==> 12-18: inputs <==
// apb_dut
module apb_dut (
  input  wire        PSEL,
  input  wire        PENABLE,
  input  wire [31:0] PADDR,
  input  wire        PWRITE,
  input  wire [31:0] PWDATA,
  input  wire        PCLK,
  input  wire        PRESET,
  output reg  [31:0] PRDATA,
  output reg         PREADY,
  output reg         PSLVERR
);
==> flow/config.mk <==
export PLATFORM = sky130hd
export DESIGN_NAME = apb_dut
export DESIGN_NICKNAME = apb_dut
export VERILOG_FILES = /design/flow/design.v
export SDC_FILE = /design/flow/constraint.sdc
export NUM_CORES = 4
export LEC_CHECK = 0
export CAP_MARGIN = 20
export CELL_PAD_IN_SITES_DETAIL_PLACEMENT = 0
export CELL_PAD_IN_SITES_GLOBAL_PLACEMENT = 0
export CORE_ASPECT_RATIO = 0.64
export CORE_MARGIN = 2
export CORE_UTILIZATION = 72
export CTS_CLUSTER_SIZE = 100
export GPL_ROUTABILITY_DRIVEN = 1
export MAX_ROUTING_LAYER = met5
export MIN_ROUTING_LAYER = met1
export PLACE_DENSITY = 0.64
export SETUP_SLACK_MARGIN = 0.91
export SLEW_MARGIN = 20
==> flow/constraint.sdc <==
create_clock -name core_clock -period 3.17 [get_ports {PCLK}]
set_input_delay 0.6340 -clock core_clock [delete_from_list [all_inputs] [get_ports {PCLK}]]
set_output_delay 0.6340 -clock core_clock [all_outputs]
set_load 0.01 [all_outputs]
run.sh (not shown) runs the stock make flow with config.mk's settings and CLKGATE_MAP_FILE=.
==> 01-09 (differences from 12-18) <==
Settings changed: ABC_AREA set to 1, CAP_MARGIN 20 to 0, CELL_PAD_IN_SITES_DETAIL_PLACEMENT 0 to 2, CELL_PAD_IN_SITES_GLOBAL_PLACEMENT 0 to 3, CORE_ASPECT_RATIO 0.64 to 1.92, CORE_UTILIZATION 72 to 58, CTS_CLUSTER_SIZE 100 to 48, PLACE_DENSITY 0.64 to unset, PLACE_DENSITY_LB_ADDON set to 0.05, SETUP_SLACK_MARGIN 0.91 to 0.22, SLEW_MARGIN 20 to 15, TNS_END_PERCENT set to 5.
==> flow/constraint.sdc (replaced) <==
create_clock -name core_clock -period 2.96 [get_ports {PCLK}]
set_input_delay 0.5920 -clock core_clock [delete_from_list [all_inputs] [get_ports {PCLK}]]
set_output_delay 0.5920 -clock core_clock [all_outputs]
set_load 0.01 [all_outputs]
==> 04-05 (differences from 12-18) <==
Settings changed: CELL_PAD_IN_SITES_DETAIL_PLACEMENT 0 to unset, CELL_PAD_IN_SITES_GLOBAL_PLACEMENT 0 to unset, CORE_ASPECT_RATIO 0.64 to unset, CORE_UTILIZATION 72 to 11, CTS_CLUSTER_SIZE 100 to unset, GPL_ROUTABILITY_DRIVEN 1 to unset, MAX_ROUTING_LAYER met5 to unset, MIN_ROUTING_LAYER met1 to unset, PLACE_DENSITY 0.64 to unset, SETUP_SLACK_MARGIN 0.91 to unset.
==> flow/constraint.sdc (replaced) <==
create_clock -name core_clock -period 6.59 [get_ports {PCLK}]
set_input_delay 1.3180 -clock core_clock [delete_from_list [all_inputs] [get_ports {PCLK}]]
set_output_delay 1.3180 -clock core_clock [all_outputs]
set_load 0.01 [all_outputs]
==> flow_summary_export.csv <==
group,metric,value,unit
status,outcome,"finished clean",
floorplan,ios,103,
floorplan,core_outline_area,0.355,mm^2
clock_tree,post_cts_buffers,0,
synth,topCellsByArea,"edfxtp_1 (78%), mux2i_1 (13%), o22ai_1 (4.1%), nor4_1 (1.1%), buf_2 (0.91%)",
clock_tree,clock_path_buffers,3,
floorplan,design.die.area,0.361,mm^2
clock_tree,num_cts_buffers,94,
synth,synth_top_area_share,78.5,%
place,placedCellCount,6948,
floorplan,die_w,601,um
That was 04-05.
==> flow_summary_export.csv <==
group,metric,value,unit
status,outcome,"aborted with a tool error",
status,failed_stage,"global placement without I/O",
status,stop_error,"[ERROR FLW-0024] Place density exceeds 1.0 (current PLACE_DENSITY_LB_ADDON =  0.05). Please check if the value of  PLACE_DENSITY_LB_ADDON is between 0 and 0.99.",
synth,total_of_flip_flops_plus_latches_after_synthesis,1026,
synth,post_synth_ao_oa_area_fraction,0.0118,%
synth,enable_flop_cells,1024,
synth,synth_top_area_share,72.2,%
synth,syn-cell-area,0.0426,mm^2
floorplan,die_w,199,um
floorplan,core_outline_area,0.0727,mm^2
floorplan,design.die.area,0.0757,mm^2
synth,ys_top_logic_family,"simple AND/OR/NAND/NOR gates",
synth,topCellsByArea,"edfxtp_1 (72%), nand2_1 (24%), nor2_1 (1.0%), clkbuf_1 (0.89%), buf_2 (0.81%)",
That was 01-09.
==> flow_summary_export.csv <==
group,metric,value,unit
floorplan,die_w,296,um
synth,topCellsByArea,"edfxtp_1 (78%), mux2i_1 (13%), o22ai_1 (4.1%), nor4_1 (1.1%), buf_2 (0.91%)",
floorplan,ios,103,
floorplan,floorplan.core_util,72.8,%
clock_tree,cts_num_sinks,1026,
place,placedCellCount,3122,
status,outcome,"aborted with a tool error",
clock_tree,num_cts_buffers,87,
clock_tree,clock_path_buffers,3,
clock_tree,post_cts_buffers,71,
synth,synth_top_area_share,78.5,%
floorplan,core_outline_area,0.0539,mm^2
status,failed_stage,"global routing",
That was 12-18.

---

==> 02-16: inputs <==
apb_dut again, from the RTL that the note above started with.
==> flow/config.mk <==
export PLATFORM = sky130hd
export DESIGN_NAME = apb_dut
export DESIGN_NICKNAME = apb_dut
export VERILOG_FILES = /design/flow/design.v
export SDC_FILE = /design/flow/constraint.sdc
export NUM_CORES = 4
export LEC_CHECK = 0
export ABC_AREA = 1
export CAP_MARGIN = 20
export CELL_PAD_IN_SITES_DETAIL_PLACEMENT = 0
export CELL_PAD_IN_SITES_GLOBAL_PLACEMENT = 3
export CORE_ASPECT_RATIO = 1.92
export CORE_MARGIN = 2
export CORE_UTILIZATION = 58
export CTS_CLUSTER_SIZE = 48
export GPL_ROUTABILITY_DRIVEN = 0
export MAX_ROUTING_LAYER = met5
export MIN_ROUTING_LAYER = met1
export PLACE_DENSITY_LB_ADDON = 0.05
export SETUP_SLACK_MARGIN = 0.83
export SLEW_MARGIN = 25
==> flow/constraint.sdc <==
create_clock -name core_clock -period 2.96 [get_ports {PCLK}]
set_input_delay 0.5920 -clock core_clock [delete_from_list [all_inputs] [get_ports {PCLK}]]
set_output_delay 0.5920 -clock core_clock [all_outputs]
set_load 0.01 [all_outputs]
==> 07-14: changes against 02-16 <==
ABC_AREA = default   (was 1)
CELL_PAD_IN_SITES_DETAIL_PLACEMENT = default   (was 0)
CELL_PAD_IN_SITES_GLOBAL_PLACEMENT = default   (was 3)
CORE_ASPECT_RATIO = default   (was 1.92)
CORE_UTILIZATION = 34   (was 58)
CTS_CLUSTER_SIZE = default   (was 48)
GPL_ROUTABILITY_DRIVEN = default   (was 0)
MAX_ROUTING_LAYER = default   (was met5)
MIN_ROUTING_LAYER = default   (was met1)
PLACE_DENSITY_LB_ADDON = default   (was 0.05)
SETUP_SLACK_MARGIN = default   (was 0.83)
SLEW_MARGIN = 20   (was 25)
==> flow/constraint.sdc (replaced) <==
create_clock -name core_clock -period 4.19 [get_ports {PCLK}]
set_input_delay 0.8380 -clock core_clock [delete_from_list [all_inputs] [get_ports {PCLK}]]
set_output_delay 0.8380 -clock core_clock [all_outputs]
set_load 0.01 [all_outputs]
==> 10-04: changes against 02-16 <==
ABC_AREA = default   (was 1)
CELL_PAD_IN_SITES_GLOBAL_PLACEMENT = 0   (was 3)
CORE_ASPECT_RATIO = 0.64   (was 1.92)
CORE_UTILIZATION = 72   (was 58)
CTS_CLUSTER_SIZE = 100   (was 48)
SETUP_SLACK_MARGIN = default   (was 0.83)
SLEW_MARGIN = 20   (was 25)
==> flow/constraint.sdc (replaced) <==
create_clock -name core_clock -period 3.17 [get_ports {PCLK}]
set_input_delay 0.6340 -clock core_clock [delete_from_list [all_inputs] [get_ports {PCLK}]]
set_output_delay 0.6340 -clock core_clock [all_outputs]
set_load 0.01 [all_outputs]
==> results <==
Mean instance size in the synthesized netlist: 10-04 18.7 sq um; 07-14 18.7 sq um; 02-16 10.4 sq um
Number of buffer cells added on primary ports: 10-04 102; 07-14 102; 02-16 -
Routed met1 length: 10-04 41900 um; 07-14 43700 um; 02-16 -
Final clock-cell share: 10-04 5.70%; 07-14 6.64%; 02-16 -
Run status: 10-04 finished with violations; 07-14 complete, no violations; 02-16 did not finish
Last stage reached: 10-04 -; 07-14 -; 02-16 3_1_place_gp_skip_io
Layout check failures: 10-04 negative setup slack; 07-14 -; 02-16 -
Die outline height: 10-04 191 um; 07-14 344 um; 02-16 379 um
Combinational share of cell area: 10-04 18.5%; 07-14 17.3%; 02-16 -
Count of fill cells added during filler insertion: 10-04 1892; 07-14 9920; 02-16 -
RSZ-0062 raised after global routing: 10-04 yes; 07-14 no; 02-16 -
Inverter count: 10-04 1; 07-14 1; 02-16 -
Register-to-Register Setup Slack: 10-04 690 ps; 07-14 1580 ps; 02-16 -
# rows: 10-04 68; 07-14 124; 02-16 137
Compound-cell area share of the yosys netlist: 10-04 4.11%; 07-14 4.11%; 02-16 0.0118%
Switch Pwr: 10-04 5790 uW; 07-14 4380 uW; 02-16 -
Power is estimated from default activity; no workload was simulated.
